==> inputs of xenon <==
## hbridgecontroller
module hbridgecontroller(
input PCLK, 				 
input PRESERN, 				 
input PSEL, 				 
input PENABLE, 				 
output wire PREADY, 		 
output wire PSLVERR,		 
input PWRITE,				 
input [31:0] PADDR,			 
input wire [31:0] PWDATA,	 
output reg [31:0] PRDATA,	 
output reg motor1_pwm,
output reg motor2_pwm,
output reg [1:0] motor1_ctrl,
output reg [1:0] motor2_ctrl
);
Settings: LEC_CHECK=0, ABC_AREA=0, CAP_MARGIN=20, CORE_MARGIN=2, CORE_UTILIZATION=71, CTS_CLUSTER_SIZE=34, PLACE_DENSITY_LB_ADDON=0.0, SETUP_SLACK_MARGIN=4.62, SLEW_MARGIN=20; clock period 15.4 ns.
run.sh (not shown) runs the stock make flow with config.mk's settings and CLKGATE_MAP_FILE=.
==> indigo (differences from xenon) <==
- ABC_AREA: 0 -> 1
- CORE_UTILIZATION: 71 -> 57
- CTS_CLUSTER_DIAMETER: not set -> 52
- CTS_CLUSTER_SIZE: 34 -> 76
- PLACE_DENSITY_LB_ADDON: 0.0 -> not set
- SETUP_SLACK_MARGIN: 4.62 -> not set
==> flow/constraint.sdc (replaced) <==
create_clock -name core_clock -period 13.6 [get_ports {PCLK}]
set_input_delay 2.7200 -clock core_clock [delete_from_list [all_inputs] [get_ports {PCLK}]]
set_output_delay 2.7200 -clock core_clock [all_outputs]
set_load 0.01 [all_outputs]
==> ember (differences from xenon) <==
- ABC_AREA: 0 -> not set
- CORE_ASPECT_RATIO: not set -> 1.59
- CORE_UTILIZATION: 71 -> 40
- CTS_CLUSTER_SIZE: 34 -> not set
- PLACE_DENSITY_LB_ADDON: 0.0 -> not set
- SETUP_SLACK_MARGIN: 4.62 -> not set
- SLEW_MARGIN: 20 -> 30
==> flow/constraint.sdc (replaced) <==
create_clock -name core_clock -period 30.0 [get_ports {PCLK}]
set_input_delay 6.0000 -clock core_clock [delete_from_list [all_inputs] [get_ports {PCLK}]]
set_output_delay 6.0000 -clock core_clock [all_outputs]
set_load 0.01 [all_outputs]
==> comparison table <==
	xenon	indigo	ember
Status	aborted with a tool error	finished with violations	complete, no violations
Last stage reached	4_1_cts	-	-
Reasons for failing layout checks	-	setup timing	-
Number of buffers between clock root and the deepest sink	-	2	2
Unrepaired setup endpoints after global routing	-	yes	no
Clock slew at the register clock pins of the worst setup and hold paths	-	70 ps	70 ps
Global routing usage on met2	-	54.7%	45.6%
Sort of element at the start of the critical path	-	input port	input port
Peak per-stage delay on the critical path	-	250 ps	760 ps
Average cell area after synthesis	7.65 um2	7.07 um2	7.65 um2
Count of tool warnings	-	58	53
Utilization of the core after routing	-	82.5%	45.3%
Clock latency (worst-skew pair)	-	430 ps	450 ps
Starting DRC count in detailed routing	-	1,214	983
Number of cells traversed by the worst hold path	-	2	2
XOR Share, Synth	5.97%	3.95%	5.97%
Worst slew pin tran	-	897 ps	970 ps
End point of the critical path	-	PRDATA[0]	PRDATA[0]
Met1 Track Usage GR	-	40.2%	23.9%
Top routing layer in use	-	met4	met4
Top area contributor share	15.5%	15.4%	15.5%
Required time of the worst setup path	-	13,930 ps	30,330 ps

========
==> build 17: inputs <==
==> flow/design.v <==
module hbridgecontroller(
input PCLK, 				 
input PRESERN, 				 
input PSEL, 				 
input PENABLE, 				 
output wire PREADY, 		 
output wire PSLVERR,		 
input PWRITE,				 
input [31:0] PADDR,			 
input wire [31:0] PWDATA,	 
output reg [31:0] PRDATA,	 
output reg motor1_pwm,
output reg motor2_pwm,
output reg [1:0] motor1_ctrl,
output reg [1:0] motor2_ctrl
); 
assign PSLVERR = 0;
assign PREADY = 1;
wire write_enable = (PENABLE && PWRITE && PSEL);
wire read_enable = (!PWRITE && PSEL); 
wire M1CTRL_WRITE = write_enable && (PADDR[15:0] == 16'h0000);
wire M1CTRL_READ = read_enable && (PADDR[15:0] == 16'h0000);
wire M2CTRL_WRITE = write_enable && (PADDR[15:0] == 16'h0004);
wire M2CTRL_READ = read_enable && (PADDR[15:0] == 16'h0004);
wire M1SPEED_WRITE = write_enable && (PADDR[15:0] == 16'h0008);
wire M1SPEED_READ = read_enable && (PADDR[15:0] == 16'h0008);
wire M2SPEED_WRITE = write_enable && (PADDR[15:0] == 16'h000c);
wire M2SPEED_READ = read_enable && (PADDR[15:0] == 16'h000c);
reg [31:0] counter;
parameter PWM_PERIOD = 200000;   
reg [31:0] M1_duty, M2_duty;
reg [31:0] M1_duty_v, M2_duty_v;
always @(posedge PCLK)
begin
    if (!PRESERN) counter = 0;
    else if (counter >= PWM_PERIOD) counter = 0;
    else counter = counter + 1;
    if (counter < M1_duty && M1_duty > (PWM_PERIOD >> 4)) motor1_pwm <= 1;
    else motor1_pwm <= 0;
    if (counter < M2_duty && M2_duty > (PWM_PERIOD >> 4)) motor2_pwm <= 1;
    else motor2_pwm <= 0;
end
always @(posedge PCLK)
begin
    M1_duty_v = M1_duty;
    M2_duty_v = M2_duty;
	if(!PRESERN)
	begin
        M1_duty_v = 0;
        M2_duty_v = 0;
        motor1_ctrl = 2'b10;
        motor2_ctrl = 2'b10;
    end
    if (M1CTRL_WRITE)
    begin
        if (PWDATA != 0) motor1_ctrl = 2'b01;
        else motor1_ctrl = 2'b10;
    end
    else if (M1CTRL_READ)
    begin
        if (motor1_ctrl == 2'b10) PRDATA = 1;
        else PRDATA = 0;
    end
    if (M2CTRL_WRITE)
    begin
        if (PWDATA != 0) motor2_ctrl = 2'b01;
        else motor2_ctrl = 2'b10;
    end
    else if (M2CTRL_READ)
    begin
        if (motor2_ctrl == 2'b10) PRDATA = 1;
        else PRDATA = 0;
    end
    else if (M1SPEED_WRITE) 
    begin
        M1_duty_v = (PWM_PERIOD * PWDATA[15:0]) >> 8;
        if (M1_duty_v > PWM_PERIOD) M1_duty_v = PWM_PERIOD;
    end
    else if (M1SPEED_READ) PRDATA = ( M1_duty_v / PWM_PERIOD );
    else if (M2SPEED_WRITE) 
    begin
        M2_duty_v = (PWM_PERIOD * PWDATA[15:0]) >> 8;
        if (M2_duty_v > PWM_PERIOD) M2_duty_v = PWM_PERIOD;
    end
    else if (M2SPEED_READ) PRDATA = ( M2_duty_v / PWM_PERIOD );
    M1_duty <= M1_duty_v;
    M2_duty <= M2_duty_v;
end
endmodule
==> flow/run.sh <==
#!/bin/bash
# the make line also repeats each setting of config.mk as NAME=value (left out here)
make -C /OpenROAD-flow-scripts/flow DESIGN_CONFIG=/design/flow/config.mk WORK_HOME=/design/flow/orfs CLKGATE_MAP_FILE= finish
==> flow/config.mk <==
export PLATFORM = sky130hd
export DESIGN_NAME = hbridgecontroller
export DESIGN_NICKNAME = hbridgecontroller
export VERILOG_FILES = /design/flow/design.v
export SDC_FILE = /design/flow/constraint.sdc
export NUM_CORES = 4
export LEC_CHECK = 0
export CAP_MARGIN = 20
export CELL_PAD_IN_SITES_DETAIL_PLACEMENT = 1
export CELL_PAD_IN_SITES_GLOBAL_PLACEMENT = 3
export CORE_MARGIN = 2
export CORE_UTILIZATION = 40
export HOLD_SLACK_MARGIN = 0.23
export PLACE_DENSITY_LB_ADDON = 0.19
export SLEW_MARGIN = 20
export TNS_END_PERCENT = 50
==> flow/constraint.sdc <==
create_clock -name core_clock -period 30.0 [get_ports {PCLK}]
set_input_delay 6.0000 -clock core_clock [delete_from_list [all_inputs] [get_ports {PCLK}]]
set_output_delay 6.0000 -clock core_clock [all_outputs]
set_load 0.01 [all_outputs]
==> build 41 (differences from build 17) <==
==> flow/config.mk (replaced) <==
export PLATFORM = sky130hd
export DESIGN_NAME = hbridgecontroller
export DESIGN_NICKNAME = hbridgecontroller
export VERILOG_FILES = /design/flow/design.v
export SDC_FILE = /design/flow/constraint.sdc
export NUM_CORES = 4
export LEC_CHECK = 0
export ABC_AREA = 1
export CAP_MARGIN = 0
export CELL_PAD_IN_SITES_GLOBAL_PLACEMENT = 2
export CORE_ASPECT_RATIO = 1.59
export CORE_MARGIN = 8
export CORE_UTILIZATION = 32
export GPL_ROUTABILITY_DRIVEN = 1
export GPL_TIMING_DRIVEN = 0
export MIN_ROUTING_LAYER = met1
export SLEW_MARGIN = 35
==> build 46 (differences from build 17) <==
==> flow/config.mk (replaced) <==
export PLATFORM = sky130hd
export DESIGN_NAME = hbridgecontroller
export DESIGN_NICKNAME = hbridgecontroller
export VERILOG_FILES = /design/flow/design.v
export SDC_FILE = /design/flow/constraint.sdc
export NUM_CORES = 4
export LEC_CHECK = 0
export CAP_MARGIN = 20
export CORE_MARGIN = 2
export CORE_UTILIZATION = 57
export SLEW_MARGIN = 20
==> flow/constraint.sdc (replaced) <==
create_clock -name core_clock -period 14.8 [get_ports {PCLK}]
set_input_delay 2.9600 -clock core_clock [delete_from_list [all_inputs] [get_ports {PCLK}]]
set_output_delay 2.9600 -clock core_clock [all_outputs]
set_load 0.01 [all_outputs]
==> summary.txt <==
outcome = finished clean
die x size = 212 µm
multi-input gate count = 1908
CP Data Required Time = 30330 ps
cell area after technology mapping = 0.0174 mm²
power spent charging and discharging nets = 0.260 mW
number of post-CTS setup repair buffers = 0
headroom to the max-slew limit = 27.9%
compound-cell area share of the yosys netlist = 27.5%
combinational logic power = 0.278 mW
Yosys chip area = 0.0174 mm²
register-to-register setup slack = 11790 ps
Seq area share = 13.8%
setup repair after global routing missed its margin = no
cell internal pwr = 0.406 mW
global routing usage summed across all routing layers = 26.3%
via-per-instance ratio = 5.91
Source of the figures above: build 17

==> summary.txt <==
outcome = finished clean
headroom to the max-slew limit = 47.9%
die x size = 201 µm
number of post-CTS setup repair buffers = 0
Yosys chip area = 0.0175 mm²
cell internal pwr = 0.398 mW
global routing usage summed across all routing layers = 16.2%
combinational logic power = 0.282 mW
CP Data Required Time = 30330 ps
Source of the figures above: build 41

==> summary.txt <==
Yosys chip area = 0.0174 mm²
final setup slack of the worst path = -1230 ps
multi-input gate count = 1909
number of post-CTS setup repair buffers = 35
combinational logic power = 0.587 mW
headroom to the max-slew limit = 32.3%
Layout Check Fail Reasons = setup timing
outcome = finished with violations
setup repair after global routing missed its margin = yes
endpoints failing setup = 3
Source of the figures above: build 46

Power is estimated from default activity; no workload was simulated.
